job 8796:
==> flow/design.v (excerpt) <==
module top(
    input logic     clk, 
    input logic     SW, 
    input logic     BOOT, 
    input logic [63:0] seed,
    output logic    _48b, 
    output logic    _45a
);
Size: ~69 I/O pins.
make LEC_CHECK=0 CAP_MARGIN=20 CELL_PAD_IN_SITES_DETAIL_PLACEMENT=0 CORE_ASPECT_RATIO=1.56 CORE_MARGIN=2 CORE_UTILIZATION=55 CTS_CLUSTER_SIZE=29 GPL_TIMING_DRIVEN=1 MIN_ROUTING_LAYER=met1 SETUP_SLACK_MARGIN=0.98 SLEW_MARGIN=0 finish   # period 5.24 ns
run.sh (not shown) runs the stock make flow with config.mk's settings and CLKGATE_MAP_FILE=.
Job 8796 has completed all stages; timing, DRC and antenna checks passed.
## Diff of input files: job 5871 against job 8796
diff --git a/flow/config.mk b/flow/config.mk
--- a/flow/config.mk
+++ b/flow/config.mk
@@ -7,11 +7,14 @@
 export LEC_CHECK = 0
-export CAP_MARGIN = 20
+export CAP_MARGIN = 15
 export CELL_PAD_IN_SITES_DETAIL_PLACEMENT = 0
-export CORE_ASPECT_RATIO = 1.56
+export CORE_ASPECT_RATIO = 0.92
 export CORE_MARGIN = 2
-export CORE_UTILIZATION = 55
+export CORE_UTILIZATION = 72
 export CTS_CLUSTER_SIZE = 29
 export GPL_TIMING_DRIVEN = 1
+export HOLD_SLACK_MARGIN = -0.08
 export MIN_ROUTING_LAYER = met1
+export PLACE_DENSITY = 0.67
 export SETUP_SLACK_MARGIN = 0.98
-export SLEW_MARGIN = 0
+export SLEW_MARGIN = 35
+export TNS_END_PERCENT = 5
--- outcome ---
Of job 8796 and job 5871, only job 5871 fails to finish with a clean layout. Job 5871 had finished all stages when the layout checks came back failing, citing negative setup slack. [compare] base=job 8796 new=job 5871: height of the chip has decreased, multi-input gate area in the final layout has decreased, fmax has decreased. Between job 5871 and job 8796, it is job 5871 whose total global routing track utilization is higher, by 12 points.
Input-level comparison between job 4894 and job 5871:
==> flow/config.mk <==
export PLATFORM = sky130hd
export DESIGN_NAME = top
export DESIGN_NICKNAME = top
export VERILOG_FILES = /design/flow/design.v
export SDC_FILE = /design/flow/constraint.sdc
export NUM_CORES = 4
export LEC_CHECK = 0
export CAP_MARGIN = 20
export CELL_PAD_IN_SITES_DETAIL_PLACEMENT = 0
export CORE_ASPECT_RATIO = 1.56
export CORE_MARGIN = 2
export CORE_UTILIZATION = 69
export CTS_CLUSTER_SIZE = 29
export GPL_TIMING_DRIVEN = 1
export MIN_ROUTING_LAYER = met1
export PLACE_DENSITY_LB_ADDON = 0.25
export SETUP_SLACK_MARGIN = 0.98
export SLEW_MARGIN = 35
- No final results exist for job 4894, since it was stopped by error GRT-0232 during 5_1_grt.
- Job 4894 does better than job 5871 on worst setup slack after placement.
- NOTE: die height in job 4894 exceeds that of job 5871
- STATUS die footprint: job 4894 loses against job 5871
- Diff job 5871..job 4894 | summed instance area of the synthesized netlist | unchanged
[inputs] job 4395 vs job 4894
diff --git a/flow/config.mk b/flow/config.mk
--- a/flow/config.mk
+++ b/flow/config.mk
@@ -8,6 +8,6 @@
 export CAP_MARGIN = 20
-export CELL_PAD_IN_SITES_DETAIL_PLACEMENT = 0
+export CELL_PAD_IN_SITES_DETAIL_PLACEMENT = 1
 export CORE_ASPECT_RATIO = 1.56
 export CORE_MARGIN = 2
-export CORE_UTILIZATION = 69
+export CORE_UTILIZATION = 15
 export CTS_CLUSTER_SIZE = 29
@@ -15,4 +15,3 @@
 export MIN_ROUTING_LAYER = met1
-export PLACE_DENSITY_LB_ADDON = 0.25
 export SETUP_SLACK_MARGIN = 0.98
-export SLEW_MARGIN = 35
+export SLEW_MARGIN = 0
==> flow/constraint.sdc <==
create_clock -name core_clock -period 6.04 [get_ports {clk}]
set_input_delay 1.2080 -clock core_clock [delete_from_list [all_inputs] [get_ports {clk}]]
set_output_delay 1.2080 -clock core_clock [all_outputs]
set_load 0.01 [all_outputs]
--- outcome ---
Job 4395 ran to completion and came out clean on the timing, DRC and antenna checks. The floorplan die height of job 4395 exceeds that of job 4894 by about 110%. Changes observed in job 4395 relative to job 4894: number of buffers added on ports ~0 delta; placer congestion estimate -13%. | placement-stage cell area | higher: job 4395 |. Between job 4395 and job 4894, die width is lower for job 4894, job 4395 comes in above that. Pre-placement core utilization for job 4395: 55 points down relative to job 4894. Taking job 4894 as the reference point, the cell count after placement of job 4395 rises by 1817. Chip area for job 4395: 350% up relative to job 4894. The area of the placeable core in job 4395 was higher than what job 4894 gave.


## lane 1
The RTL this note starts from:
==> flow/design.v <==
module values (
    input logic       clk,
    input logic       rst_n,       
    input logic       newframe,   
    input logic [5:0] pixel,       
    input logic [63:0] seed,       
    output logic [7:0] read_data,
    output logic [63:0] debug_grid  
);
    logic [63:0] current_state;
    logic [63:0] next_state;
    logic [31:0] frame_counter;    
    logic update_frame;            
    always_ff @(posedge clk) begin
        if (!rst_n) begin
            current_state <= seed;   
        end else if (newframe) begin
            current_state <= next_state;
        end
    end
    assign debug_grid = current_state;
always_comb begin 
    integer x_offset, y_offset;
    logic [5:0] neighbor_count[64];
    next_state = 64'b0;
    if (newframe) begin
        int neighbor_counter;
        logic [2:0] row;
        logic [2:0] col;
        logic is_alive;
        logic becomes_alive;
        for (int i = 0; i < 64; i++) begin
            neighbor_counter = 0;
            row = i / 8;  
            col = i % 8;   
            for (x_offset = -1; x_offset <= 1; x_offset = x_offset + 1) begin
                for (y_offset = -1; y_offset <= 1; y_offset = y_offset + 1) begin
                    if (!(x_offset == 0 && y_offset == 0)) begin
                        logic [5:0] neighbor_index;
                        logic [2:0] new_row, new_col;
                        if ((row + x_offset >= 0) && (row + x_offset < 8) &&
                            (col + y_offset >= 0) && (col + y_offset < 8)) begin
                            new_row = row + x_offset;
                            new_col = col + y_offset;
                            neighbor_index = new_row * 8 + new_col;
                            if (current_state[neighbor_index]) begin
                                neighbor_counter = neighbor_counter + 1;
                            end
                        end
                        else begin
                            neighbor_index =0;
                            new_row = 0;
                            new_col = 0;
                        end
                    end
                end
            end
            is_alive = current_state[i];
            becomes_alive = (is_alive && (neighbor_counter == 2 || neighbor_counter == 3)) ||
                (!is_alive && (neighbor_counter == 3));
            next_state[i] = becomes_alive;
        end
    end
    else begin
        next_state = current_state;  
        x_offset = 0;
        y_offset = 0;
    end
end
always_comb begin
    if (current_state[pixel]) begin
        read_data = 8'hFF;  
    end else begin
        read_data = 8'h00;  
    end
end
endmodule
module ws2812b(
    input logic clk, 
    input logic rst_n,
    input logic serial_in, 
    input logic transmit, 
    output logic ws2812b_out, 
    output logic shift
);
    localparam IDLE = 1'b0;  
    localparam TRANSMITTING = 1'b1;
    localparam T0_CYCLE_COUNT = 4'd5;
    localparam T1_CYCLE_COUNT = 4'd10;
    localparam MAX_CYCLE_COUNT = 4'd15;
    logic state;
    logic [3:0] cycle_count;
    logic bit_being_sent;
    always_ff @(posedge clk) begin
        if (!rst_n) begin
            state <= IDLE;
            cycle_count <= 4'd0;
            bit_being_sent <= 1'b0;
        end else
        unique case (state)
            IDLE:
                if (transmit == 1'b1) begin
                    state <= TRANSMITTING;  
                    cycle_count <= 4'd0;  
                    bit_being_sent <= serial_in;
                end
            TRANSMITTING:  
                if (transmit == 1'b0) begin
                    state <= IDLE;  
                end
                else if (cycle_count == MAX_CYCLE_COUNT - 1) begin  
                    cycle_count <= 4'd0;
                    bit_being_sent <= serial_in;
                end
                else begin
                    cycle_count <= cycle_count + 1;
                end
        endcase
    end
    always_comb begin
        if (state == TRANSMITTING)
            if (bit_being_sent == 1'b0)  
                ws2812b_out = (cycle_count < T0_CYCLE_COUNT);  
            else
                ws2812b_out = (cycle_count < T1_CYCLE_COUNT);  
        else
            ws2812b_out = 1'b0;  
    end
    assign shift = (state == TRANSMITTING) && (cycle_count == 4'd0);  
endmodule
module controller (
    input logic clk, 
    input logic rst_n,
    output logic load_sreg, 
    output logic transmit_pixel, 
    output logic [5:0] pixel, 
    output logic newframe
);
    localparam TRANSMIT_FRAME       = 1'b0;
    localparam IDLE                 = 1'b1;
    localparam [2:0] READ_CH_VALS   = 3'b001;
    localparam [2:0] LOAD_SREG      = 3'b010;
    localparam [2:0] TRANSMIT_PIXEL = 3'b100;
    localparam [8:0] TRANSMIT_CYCLES    = 9'd360;        
    localparam [19:0] IDLE_CYCLES       = 20'd3600;      
    logic state;
    logic next_state;
    logic [2:0] transmit_phase;
    logic [2:0] next_transmit_phase;
    logic [5:0] pixel_counter;
    logic [5:0] frame_counter;  
    logic [8:0] transmit_counter;
    logic [19:0] idle_counter;
    logic transmit_pixel_done;
    logic idle_done;
    assign transmit_pixel_done = (transmit_counter == TRANSMIT_CYCLES - 1);
    assign idle_done = (idle_counter == IDLE_CYCLES - 1);
    always_ff @(posedge clk) begin
        if (!rst_n) begin
            state <= TRANSMIT_FRAME;
            transmit_phase <= READ_CH_VALS;
        end else begin
            state <= next_state;
            transmit_phase <= next_transmit_phase;
        end
    end
    always_comb begin
        next_state = 1'bx;
        unique case (state)
            TRANSMIT_FRAME:
                if ((pixel_counter == 6'd0) && (transmit_pixel_done))
                    next_state = IDLE;
                else
                    next_state = TRANSMIT_FRAME;
            IDLE:
                if (idle_done)
                    next_state = TRANSMIT_FRAME;
                else
                    next_state = IDLE;
        endcase
    end
    always_comb begin
        next_transmit_phase = READ_CH_VALS;
        if (state == TRANSMIT_FRAME) begin
            case (transmit_phase)
                READ_CH_VALS:
                    next_transmit_phase = LOAD_SREG;
                LOAD_SREG:
                    next_transmit_phase = TRANSMIT_PIXEL;
                TRANSMIT_PIXEL:
                    next_transmit_phase = transmit_pixel_done ? READ_CH_VALS : TRANSMIT_PIXEL;
            endcase
        end
    end
    always_ff @(posedge clk) begin
        if (!rst_n) begin
            pixel_counter <= 6'd63;
        end else if ((state == TRANSMIT_FRAME) && transmit_pixel_done) begin
            pixel_counter <= pixel_counter - 1;
        end
    end
    always_ff @(posedge clk) begin
        if (!rst_n) begin
            newframe <= 1'b0;
            frame_counter <= 6'd0;
        end else if (idle_done) begin
            if (frame_counter == 6'd1) begin
                newframe <= 1'b1;
                frame_counter <= 6'd0;
            end else begin
                newframe <= 1'b0;
                frame_counter <= frame_counter + 6'd1;
            end
        end else begin
            newframe <= 1'b0;
        end
    end
    always_ff @(posedge clk) begin
        if (!rst_n) begin
            transmit_counter <= 9'd0;
        end else if (transmit_phase == TRANSMIT_PIXEL) begin
            transmit_counter <= transmit_counter + 1;
        end
        else begin
            transmit_counter <= 9'd0;
        end
    end
    always_ff @(posedge clk) begin
        if (!rst_n) begin
            idle_counter <= 20'd0;
        end else if (state == IDLE) begin
            idle_counter <= idle_counter + 1;
        end
        else begin
            idle_counter <= 20'd0;
        end
    end
    assign pixel = pixel_counter;
    assign load_sreg = (transmit_phase == LOAD_SREG);
    assign transmit_pixel = (transmit_phase == TRANSMIT_PIXEL);
endmodule
module top(
    input logic     clk, 
    input logic     SW, 
    input logic     BOOT, 
    input logic [63:0] seed,
    output logic    _48b, 
    output logic    _45a
);
    logic [7:0] read_data;
    logic [5:0] pixel;
    logic newframe; 
    logic [23:0] shift_reg;  
    logic load_sreg;
    logic transmit_pixel;
    logic shift; 
    logic ws2812b_out;
    logic [63:0] pixel_control;
    logic [63:0] next_pixel_control;  
    logic [5:0] pixel_index;  
    logic [1:0] flipper;  
    values u1 (
        .clk         (clk), 
        .rst_n       (SW),  
        .newframe    (newframe), 
        .pixel        (pixel),
        .seed        (seed),
        .read_data     (read_data),
        .debug_grid  ()
    );
    ws2812b u4 (  
        .clk            (clk), 
        .rst_n          (SW),
        .serial_in      (shift_reg[23]),  
        .transmit       (transmit_pixel),  
        .ws2812b_out    (ws2812b_out), 
        .shift          (shift)
    );
    controller u5 (
        .clk            (clk), 
        .rst_n          (SW),
        .load_sreg      (load_sreg), 
        .transmit_pixel (transmit_pixel), 
        .pixel          (pixel),  
        .newframe          (newframe)  
    );
    always_ff @(posedge clk) begin
        if (!SW) begin
            flipper = 2'b00;
            shift_reg <= 24'd0;
        end else begin
        if(newframe) begin
            flipper = flipper + 1;
            if (flipper == 2'b11) begin
                flipper = 2'b00;
            end
        end
        if (load_sreg) begin  
            unique case (flipper)
                2'b00:
                    shift_reg <= { read_data, 16'd0 };
                2'b01:
                    shift_reg <= { 8'd0, read_data, 8'd0 };
                2'b10:
                    shift_reg <= { 16'd0, read_data };
                2'b11:  
                    shift_reg <= { 16'd0, read_data };
            endcase
        end
        else if (shift) begin
            shift_reg <= { shift_reg[22:0], 1'b0 }; 
        end
        end
    end
    assign _48b = ws2812b_out;  
    assign _45a = ~ws2812b_out;  
endmodule
clock: 4.96 ns
lec_check: 0
cap_margin: 20
core_margin: 2
core_utilization: 72
place_density_lb_addon: 0.07
slew_margin: 20
Lane 1 | status: complete | timing, DRC, antenna: pass
Changes in lane 2 relative to lane 1:
Settings: SLEW_MARGIN now 35, was 20; CELL_PAD_IN_SITES_DETAIL_PLACEMENT now 0, previously not set; PLACE_DENSITY_LB_ADDON now 0.2, was 0.07; SETUP_SLACK_MARGIN now 0.57, previously not set; HOLD_SLACK_MARGIN now -0.03, previously not set; CORE_ASPECT_RATIO now 0.89, previously not set; MIN_ROUTING_LAYER now met1, previously not set; CTS_CLUSTER_DIAMETER now 205, previously not set; GPL_TIMING_DRIVEN now 1, previously not set; CTS_CLUSTER_SIZE now 29, previously not set.
- Taking lane 1 as the reference, in lane 2 average footprint of a synthesized cell ~0 delta; flop and latch count out of synthesis ~0 delta; count of buffers added by post-CTS timing repair for setup +112; weighted congestion reported at the end of routability-driven placement +2.5%; area figure in the yosys stat output ~0 delta.
- Pre-CTS setup slack delta (lane 2 − lane 1): favourable
- Lane 2 -> lane 1: buffer depth of the longest clock path delta 0, exact match
- Changes observed in lane 2 relative to lane 1: number of standard-cell rows in the floorplan dropped 4, total placed instance area climbed 170 µm², die span in y dropped 5.5%.
- Flow for lane 2 halted at global routing, error code GRT-0232.
- Number of cells in the design after placement delta (lane 1 -> lane 2): insignificant
Relative to lane 2, the following input files were edited for lane 3:
Settings: SETUP_SLACK_MARGIN: 0.57 -> 2.69; SLEW_MARGIN: 35 -> 0; CORE_ASPECT_RATIO: 0.89 -> 1.56; PLACE_DENSITY_LB_ADDON: 0.2 -> unset; HOLD_SLACK_MARGIN: -0.03 -> unset; PLACE_DENSITY: unset -> 0.67; CTS_CLUSTER_DIAMETER: 205 -> unset; the clock period (ns, I/O delays scaled along): 4.96 -> 9.08.
==> comparison <==
- Reported for lane 2 and lane 3, summed instance area of the synthesized netlist turned out identical to the last digit.
- In the metrics for lane 2 and lane 3, the one carrying the higher width of the die is lane 2.
- Lane 3: core utilization at floorplan 0.34 points above lane 2
- Number of placement rows went up by more than a quarter going from lane 2 to lane 3.
- Die area: lane 2 vs lane 3 — no meaningful difference
- Diff lane 2..lane 3 | synthesized cell count | unchanged
- Going from lane 2 to lane 3, instance area after placement shrinks by 2.2%.
- Comparing lane 2 against lane 3, there is no change at all in depth of the CTS H-tree.
- Lane 3 ran to completion and came out clean on the timing, DRC and antenna checks.
--- input diff lane 3..lane 4 ---
Settings: CORE_ASPECT_RATIO: 1.56 -> unset; MIN_ROUTING_LAYER: met1 -> unset; PLACE_DENSITY: 0.67 -> unset; GPL_TIMING_DRIVEN: 1 -> unset; CELL_PAD_IN_SITES_DETAIL_PLACEMENT: 0 -> unset; SLEW_MARGIN: 0 -> 20; CTS_CLUSTER_SIZE: 29 -> unset; SETUP_SLACK_MARGIN: 2.69 -> 0.67; the clock period (ns, I/O delays scaled along): 9.08 -> 4.69.
## What came out
Number of buffers inserted by post-CTS setup repair was higher in lane 4 than in lane 3.
In the tables for lane 3 and lane 4, site row count reads higher with lane 3.
Area enclosed by the die boundary across lane 3 and lane 4: no real change.
Lane 4: HPWL after detailed placement 7.4% above lane 3
Lane 4: aborted in global routing (tool error)
Lane 3 has a lower placement-stage cell area than lane 4.
Comparing lane 3 against lane 4, there is no change at all in number of standard cells reported by yosys.
Cell total after placement for lane 4: 30 up relative to lane 3
Side by side, total of cells resized after clock tree synthesis turned out higher in lane 4 than in lane 3.
Relative to lane 4, the following input files were edited for lane 5:
Settings: SETUP_SLACK_MARGIN removed (was 0.67); CORE_UTILIZATION changed from 72 to 51; the clock period (ns, I/O delays scaled along) changed from 4.69 to 5.96.
Results
Vertical die size: lane 5 vs lane 4 up 36 µm
Lane 5 against lane 4: quantity of gates resized following cts shrank by 340; area of the die moved up; total half-perimeter wirelength after legalization and detailed placement went down 4.6%.
Lane 5 did not stop at any stage, and its layout met the timing, DRC and antenna checks.
